== lagoon ==
// arctan
module arctan #
	(
		parameter integer C_S00_AXIS_TDATA_WIDTH	= 32,
		parameter integer C_M00_AXIS_TDATA_WIDTH	= 32,
    parameter integer ITERATIONS = 16
	)
	(
		input wire  s00_axis_aclk, s00_axis_aresetn,
		input wire  s00_axis_tlast, s00_axis_tvalid,
		input wire [C_S00_AXIS_TDATA_WIDTH-1 : 0] s00_axis_tdata,
		input wire [(C_S00_AXIS_TDATA_WIDTH/8)-1: 0] s00_axis_tstrb,
		output logic  s00_axis_tready,
		input wire  m00_axis_aclk, m00_axis_aresetn,
		input wire  m00_axis_tready,
		output logic  m00_axis_tvalid, m00_axis_tlast,
		output logic [C_M00_AXIS_TDATA_WIDTH-1 : 0] m00_axis_tdata,
		output logic [(C_M00_AXIS_TDATA_WIDTH/8)-1: 0] m00_axis_tstrb
	);
export LEC_CHECK = 0
export ABC_AREA = 1
export CAP_MARGIN = 20
export CORE_ASPECT_RATIO = 1.09
export CORE_MARGIN = 2
export CORE_UTILIZATION = 40
export CTS_CLUSTER_DIAMETER = 224
export SLEW_MARGIN = 20
create_clock -name core_clock -period 5.0 [get_ports {s00_axis_aclk}]
run.sh (not shown) runs the stock make flow with config.mk's settings and CLKGATE_MAP_FILE=.
diff inputs: lagoon => yarrow
Settings: a deleted ABC_AREA that had been 1; an added SETUP_SLACK_MARGIN of 0.7; a deleted CORE_ASPECT_RATIO that had been 1.09; a change of CORE_UTILIZATION from 40 to 66; a deleted CTS_CLUSTER_DIAMETER that had been 224; a change of the clock period (ns, I/O delays scaled along) from 5.0 to 4.12.
==> comparison <==
Design area was lower in yarrow than in lagoon. Core utilization: yarrow higher than lagoon. The final reports for yarrow and lagoon show worst hold slack lower in the former. Per the comparison of yarrow with lagoon, routing usage on met2 grew by 13 points, first-pass GRT wire length fell by 120 mm, clock-buffer cell count now smaller, setup slack after layout lost 0.86 ns.
Inputs modified between yarrow and tundra:
Settings: changing CORE_UTILIZATION from 66 to 69; changing SETUP_SLACK_MARGIN from 0.7 to -0.29; changing the clock period (ns, I/O delays scaled along) from 4.12 to 2.83.
==> comparison <==
tundra | ERROR | global routing. Changes observed in tundra relative to yarrow: number of setup buffers added after CTS went up, floorplan utilization saw an increase, sink count of the clock tree closely matched the old numbers, die span in y decreased by about 2.2% relative to the old numbers, core footprint shrank by 3.7%. Synthesized area essentially unchanged between tundra and yarrow. Total cell area at the placement stage, yarrow and tundra: smaller value in yarrow. Summary of tundra over yarrow: final HPWL from detailed placement higher, die area decreased by 4.3% relative to the old numbers.
diff inputs: tundra => onyx
Settings: a change of SETUP_SLACK_MARGIN from -0.29 to 0.73; a change of CORE_UTILIZATION from 69 to 72; an added PLACE_DENSITY of 0.64; a change of the clock period (ns, I/O delays scaled along) from 2.83 to 3.67.
Findings:
[onyx] flow finished | final checks: failed | reasons: setup timing
From onyx to tundra, sequential element share of the synthesized area did not move at all.
tundra -> onyx: depth of the CTS H-tree delta 0, exact match
[onyx vs tundra] post-detailed-placement half-perimeter wirelength: lower in onyx
Between tundra and onyx, the flow reports number of placement rows decreasing by a few percent.

---

== north ==
Starting RTL as in the previous note.
Design arctan, start of the top module:
module arctan #
	(
		parameter integer C_S00_AXIS_TDATA_WIDTH	= 32,
		parameter integer C_M00_AXIS_TDATA_WIDTH	= 32,
    parameter integer ITERATIONS = 16
	)
	(
		input wire  s00_axis_aclk, s00_axis_aresetn,
		input wire  s00_axis_tlast, s00_axis_tvalid,
		input wire [C_S00_AXIS_TDATA_WIDTH-1 : 0] s00_axis_tdata,
		input wire [(C_S00_AXIS_TDATA_WIDTH/8)-1: 0] s00_axis_tstrb,
		output logic  s00_axis_tready,
		input wire  m00_axis_aclk, m00_axis_aresetn,
		input wire  m00_axis_tready,
		output logic  m00_axis_tvalid, m00_axis_tlast,
		output logic [C_M00_AXIS_TDATA_WIDTH-1 : 0] m00_axis_tdata,
		output logic [(C_M00_AXIS_TDATA_WIDTH/8)-1: 0] m00_axis_tstrb
	);
Settings: LEC_CHECK=0, ABC_AREA=1, CAP_MARGIN=20, CELL_PAD_IN_SITES_GLOBAL_PLACEMENT=0, CORE_MARGIN=2, CORE_UTILIZATION=72, CTS_CLUSTER_DIAMETER=32, CTS_CLUSTER_SIZE=30, MAX_ROUTING_LAYER=met4, MIN_ROUTING_LAYER=met1, PLACE_DENSITY=0.65, SLEW_MARGIN=20; clock period 2.96 ns.
Every stage of north finished as expected; the final checks, on the other hand, flagged setup timing, which means the layout fails.
The inputs of south differ from those of north as listed below.
- SETUP_SLACK_MARGIN newly set to 0.08
- CTS_CLUSTER_SIZE changed from 30 to 45
- PLACE_DENSITY changed from 0.65 to 0.67
- CELL_PAD_IN_SITES_GLOBAL_PLACEMENT changed from 0 to 2
- ABC_AREA changed from 1 to 0
- the clock period (ns, I/O delays scaled along) changed from 2.96 to 2.38
==> results <==
Taking north as the reference, in south area after synthesis -0.015 mm2; synthesized-area fraction occupied by ao, oa, aoi and oai cells has increased; number of library cell types mapped by synthesis has increased.
Relative to north, the total cells reported by yosys after synthesis measured on south has decreased by more than a quarter.
south is listed as incomplete: the tool reported an error in global placement without I/O (3_1_place_gp_skip_io) and the run ended there.
The adder-cell share of the synthesized area of south is higher than that of north.
--- input diff south..east ---
- PLACE_DENSITY changed from 0.67 to 0.65
- SETUP_SLACK_MARGIN changed from 0.08 to 0.68
- CTS_CLUSTER_SIZE changed from 45 to 30
- CELL_PAD_IN_SITES_GLOBAL_PLACEMENT changed from 2 to 0
- the clock period (ns, I/O delays scaled along) changed from 2.38 to 2.96
## What came out
- Not one of east and south finished clean.
- south | ERROR | global placement without I/O (3_1_place_gp_skip_io)
- east: aborted in clock tree synthesis (4_1_cts) (tool error)
- Share of synthesized cell area in full adder, half adder and majority cells: south vs east identical
- Simple-gate share of the synthesized area of south is on par with east.
- Diff east..south | core area | unchanged
- east -> south: synthesized cell area delta 0, exact match
- As far as area share of and-or/or-and cells after synthesis goes, south and east are indistinguishable; the numbers are identical.
#### Input delta (west over east)
- MIN_ROUTING_LAYER: met1 -> unset
- PLACE_DENSITY: 0.65 -> unset
- CELL_PAD_IN_SITES_GLOBAL_PLACEMENT: 0 -> unset
- SETUP_SLACK_MARGIN: 0.68 -> 0.91
- CTS_CLUSTER_DIAMETER: 32 -> unset
- CTS_CLUSTER_SIZE: 30 -> unset
- ABC_AREA: 0 -> 1
- MAX_ROUTING_LAYER: met4 -> unset
- the clock period (ns, I/O delays scaled along): 2.96 -> 3.08
- west did not finish; the tool stopped in global routing (5_1_grt) with error GRT-0116.
- Number of distinct library cells after synthesis for west: about 40% down relative to east
- Core utilization before placement of west is on par with east.
- Summed standard-cell area reported by yosys was higher in west than in east.

---

The RTL this note starts from:
==> flow/design.v <==
module arctan #
	(
		parameter integer C_S00_AXIS_TDATA_WIDTH	= 32,
		parameter integer C_M00_AXIS_TDATA_WIDTH	= 32,
    parameter integer ITERATIONS = 16
	)
	(
		input wire  s00_axis_aclk, s00_axis_aresetn,
		input wire  s00_axis_tlast, s00_axis_tvalid,
		input wire [C_S00_AXIS_TDATA_WIDTH-1 : 0] s00_axis_tdata,
		input wire [(C_S00_AXIS_TDATA_WIDTH/8)-1: 0] s00_axis_tstrb,
		output logic  s00_axis_tready,
		input wire  m00_axis_aclk, m00_axis_aresetn,
		input wire  m00_axis_tready,
		output logic  m00_axis_tvalid, m00_axis_tlast,
		output logic [C_M00_AXIS_TDATA_WIDTH-1 : 0] m00_axis_tdata,
		output logic [(C_M00_AXIS_TDATA_WIDTH/8)-1: 0] m00_axis_tstrb
	);
  parameter int PI_15 = 102943;
  logic m00_axis_tvalid_reg, m00_axis_tlast_reg;
  logic [C_M00_AXIS_TDATA_WIDTH-1 : 0] m00_axis_tdata_reg;
  logic [(C_M00_AXIS_TDATA_WIDTH/8)-1: 0] m00_axis_tstrb_reg;
  logic signed [(C_S00_AXIS_TDATA_WIDTH/2)-1:0] x_pipe [ITERATIONS-1:0];
  logic signed [(C_S00_AXIS_TDATA_WIDTH/2)-1:0] y_pipe [ITERATIONS-1:0];
  logic signed [(C_S00_AXIS_TDATA_WIDTH)-1:0] phase [ITERATIONS-1:0];
  logic [ITERATIONS-1:0] valid_pipe, tlast_pipe;
  logic [(C_S00_AXIS_TDATA_WIDTH/8)-1:0] strobe_pipe [ITERATIONS-1:0];
  assign s00_axis_tready = m00_axis_tready || ~valid_pipe[ITERATIONS-1];
  assign m00_axis_tvalid = valid_pipe[ITERATIONS-1];
  assign m00_axis_tlast = tlast_pipe[ITERATIONS-1];
  assign m00_axis_tstrb = strobe_pipe[ITERATIONS-1];
  logic signed [(C_S00_AXIS_TDATA_WIDTH/2)-1:0] atan_lut [ITERATIONS-1:0];
  always_comb begin
        atan_lut[0] = 16'h6487;   
        atan_lut[1] = 16'h3B58;   
        atan_lut[2] = 16'h1F5B;   
        atan_lut[3] = 16'h0FEA;   
        atan_lut[4] = 16'h07FD;   
        atan_lut[5] = 16'h03FF;   
        atan_lut[6] = 16'h01FF;   
        atan_lut[7] = 16'h00FF;   
        atan_lut[8] = 16'h007F;   
        atan_lut[9] = 16'h003F;   
        atan_lut[10] = 16'h001F;   
        atan_lut[11] = 16'h000F;   
        atan_lut[12] = 16'h0007;   
        atan_lut[13] = 16'h0003;   
        atan_lut[14] = 16'h0001;   
        atan_lut[15] = 16'h0000;   
  end
  wire signed [(C_S00_AXIS_TDATA_WIDTH/2)-1:0] x_in = s00_axis_tdata[(C_S00_AXIS_TDATA_WIDTH/2)-1: 0];
  wire signed [(C_S00_AXIS_TDATA_WIDTH/2)-1:0] y_in = s00_axis_tdata[C_S00_AXIS_TDATA_WIDTH-1:(C_S00_AXIS_TDATA_WIDTH/2)];
  assign m00_axis_tdata = phase[ITERATIONS-1];
  always_ff @(posedge s00_axis_aclk)begin
    if (s00_axis_aresetn==0)begin
      for (int i = 0; i < ITERATIONS; i++) begin
                x_pipe[i] <= '0;
                y_pipe[i] <= '0;
                phase[i] <= '0;
                valid_pipe[i] <= 1'b0;
                strobe_pipe[i] <= '0;
                tlast_pipe[i] <= 1'b0;
      end
    end else begin
      if (s00_axis_tready)begin
        if (s00_axis_tvalid) begin
            if ((x_in < 0 ) && (y_in< 0)) begin
              x_pipe[0] <= -x_in;
              y_pipe[0] <= -y_in;
              phase[0] <= -PI_15;
            end else if ((x_in < 0 ) && (y_in >= 0)) begin
              x_pipe[0] <= -x_in;
              y_pipe[0] <= -y_in;
              phase[0] <= PI_15;
            end else begin
              x_pipe[0] <= x_in;
              y_pipe[0] <= y_in;
              phase[0] <= '0;
            end
            valid_pipe[0] <= 1'b1;
            tlast_pipe[0] <= s00_axis_tlast;
            strobe_pipe[0] <= s00_axis_tstrb;
        end else begin
            valid_pipe[0] <= 1'b0;
            tlast_pipe[0] <= 1'b0;
            strobe_pipe[0] <= '0;
        end
        for (int i = 1; i < ITERATIONS; i++) begin
            if (valid_pipe[i-1]) begin
              if (y_pipe[i-1] >= 0) begin
                x_pipe[i] <= x_pipe[i-1] + (y_pipe[i-1] >>> i-1);
                y_pipe[i] <= y_pipe[i-1] - (x_pipe[i-1] >>> i-1);
                phase[i] <= phase[i-1] + atan_lut[i-1];
              end else begin
                x_pipe[i] <= x_pipe[i-1] - (y_pipe[i-1] >>> i-1);
                y_pipe[i] <= y_pipe[i-1] + (x_pipe[i-1] >>> i-1);
                phase[i] <= phase[i-1] - atan_lut[i-1];
              end
              valid_pipe[i] <= valid_pipe[i-1];
              strobe_pipe[i] <= strobe_pipe[i-1];
              tlast_pipe[i] <= tlast_pipe[i-1];
            end else begin
              valid_pipe[i] <= 0;
              strobe_pipe[i] <= 0;
              tlast_pipe[i] <= 0;
            end
        end
      end
    end
  end
endmodule
clock: 3.06 ns
lec_check: 0
abc_area: 0
cap_margin: 20
cell_pad_in_sites_global_placement: 0
core_margin: 2
core_utilization: 70
cts_cluster_diameter: 356
cts_cluster_size: 30
max_routing_layer: met4
min_routing_layer: met1
setup_slack_margin: 0.81
slew_margin: 20
The first run failed in global routing, error GRT-0232.
Edit:
ABC_AREA = default   (was 0)
CELL_PAD_IN_SITES_GLOBAL_PLACEMENT = default   (was 0)
CORE_UTILIZATION = 37   (was 70)
CTS_CLUSTER_DIAMETER = default   (was 356)
CTS_CLUSTER_SIZE = default   (was 30)
MAX_ROUTING_LAYER = default   (was met4)
MIN_ROUTING_LAYER = default   (was met1)
SETUP_SLACK_MARGIN = default   (was 0.81)
clock period = 4.47 ns   (was 3.06 ns; I/O delays follow)
=> The new run finished clean. Area after synthesis stays the same. Die size goes up by 88%. Synthesized cell count does not change.
Edit:
CORE_UTILIZATION = 72   (was 37)
SETUP_SLACK_MARGIN = -0.21   (was default)
clock period = 3.08 ns   (was 4.47 ns; I/O delays follow)
After rerunning: With this change the flow completed, yet does not pass: setup timing; via count increases by 15%; clock power increases by 37%; cell area increases by 9.0%; combinational power increases by 79%.
Edit:
ABC_AREA = 0   (was default)
CTS_CLUSTER_DIAMETER = 336   (was default)
CTS_CLUSTER_SIZE = 98   (was default)
SETUP_SLACK_MARGIN = default   (was -0.21)
clock period = 2.49 ns   (was 3.08 ns; I/O delays follow)
- The changed run stopped in clock tree synthesis
- synthesized area is unchanged
- die size does not change
- synthesized cell count is unchanged
Edit:
ABC_AREA = 1   (was 0)
CTS_CLUSTER_DIAMETER = default   (was 336)
CTS_CLUSTER_SIZE = default   (was 98)
PLACE_DENSITY_LB_ADDON = 0.04   (was default)
SETUP_SLACK_MARGIN = 0.91   (was default)
clock period = 3.08 ns   (was 2.49 ns; I/O delays follow)
With this change the flow failed in global routing, error GRT-0116.
Area after synthesis rose by 20%.
Die size rose by about 20%.
Synthesized cell count rose by about 50%.

---

Starts from the design.v that is shown in full above.
Settings: LEC_CHECK=0, CAP_MARGIN=20, CORE_MARGIN=2, CORE_UTILIZATION=70, SETUP_SLACK_MARGIN=-0.29, SLEW_MARGIN=20; clock period 2.83 ns.
The first run died in global routing (5_1_grt).
Next try:
CORE_UTILIZATION = 40   (was 70)
SETUP_SLACK_MARGIN = default   (was -0.29)
clock period = 5.0 ns   (was 2.83 ns; I/O delays follow)
Result:
- This time the run ran to the end with no violations
- die size grows by about 70%
- synthesized cell count is unchanged
- area after synthesis stays the same

---

Setup of v23:
RTL: the design.v shown in full above, as it stands there.
Settings: LEC_CHECK=0, ABC_AREA=1, CAP_MARGIN=20, CELL_PAD_IN_SITES_DETAIL_PLACEMENT=2, CORE_ASPECT_RATIO=0.68, CORE_MARGIN=10, CORE_UTILIZATION=40, CTS_CLUSTER_DIAMETER=167, CTS_CLUSTER_SIZE=24, GPL_ROUTABILITY_DRIVEN=0, HOLD_SLACK_MARGIN=0.09, MAX_ROUTING_LAYER=met5, SETUP_SLACK_MARGIN=0.7, SLEW_MARGIN=15; clock period 5.0 ns.
Stage in which a tool error killed v23: detailed placement.
Relative to v23, the following input files were edited for v32:
Settings: a deleted SETUP_SLACK_MARGIN that had been 0.7; a deleted GPL_ROUTABILITY_DRIVEN that had been 0; a change of CORE_MARGIN from 10 to 2; a deleted CTS_CLUSTER_DIAMETER that had been 167; a deleted HOLD_SLACK_MARGIN that had been 0.09; a change of CORE_UTILIZATION from 40 to 69; a deleted MAX_ROUTING_LAYER that had been met5; a deleted CTS_CLUSTER_SIZE that had been 24; an added TNS_END_PERCENT of 5; a deleted CORE_ASPECT_RATIO that had been 0.68; a change of SLEW_MARGIN from 15 to 20; a deleted CELL_PAD_IN_SITES_DETAIL_PLACEMENT that had been 2; a change of the clock period (ns, I/O delays scaled along) from 5.0 to 2.74.
Results
Final checks on v32, whose flow otherwise completed, came back failing, citing negative setup slack. The flow ended early for v23: it failed with a tool error in detailed placement. Re Yosys chip area: no difference whatsoever between v32 and v23. | placeable core region | lower: v32 |. v23 → v32: number of cells produced by synthesis closely matched the old numbers; cell count listed in synth_stat.txt barely changed. Die area was lower in v32 than in v23. Looking at floorplan row count, v32 sits 7.6% below v23. As far as area of the mapped netlist goes, v23 and v32 are indistinguishable; the numbers are identical. In terms of tally of unique sky130hd cells used after synthesis, v32 and v23 differ only marginally. Y dimension of the die: v32 lower than v23.
> inputs changed (v32 -> v44)
Settings: TNS_END_PERCENT no longer set, was 5; CORE_UTILIZATION now 27, was 69; ABC_AREA no longer set, was 1; the clock period (ns, I/O delays scaled along) now 5.15, was 2.74.
==> comparison <==
On period utilization, the lower figure sits with v44, not v32.
Measured against each other, v32 and v44 differ in non-clock buffer count, the lower figure coming from v44.
v44 reached the end of the flow, and the finished layout is clean on the timing, design-rule and antenna checks.
Max flop share of the area across v32 and v44: v44
Re buffer share of cell area: v44 is 3.1 points down on v32.
The final reports for v44 and v32 show critical path arrival higher in the former.
Relative to v32, fraction of area in multi-input gates increased by 3.2 points in v44.
Edits applied to the flow inputs when going from v44 to v37:
Settings: CORE_UTILIZATION now 40, was 27; the clock period (ns, I/O delays scaled along) now 4.47, was 5.15.
Notes after the runs:
Worst reg-to-reg setup slack was higher in the run labelled v44.
v44 → v37: combinational power saw an increase, slack of the critical path saw a decrease, critical path depth saw an increase.
Power is estimated from default activity; no workload was simulated.
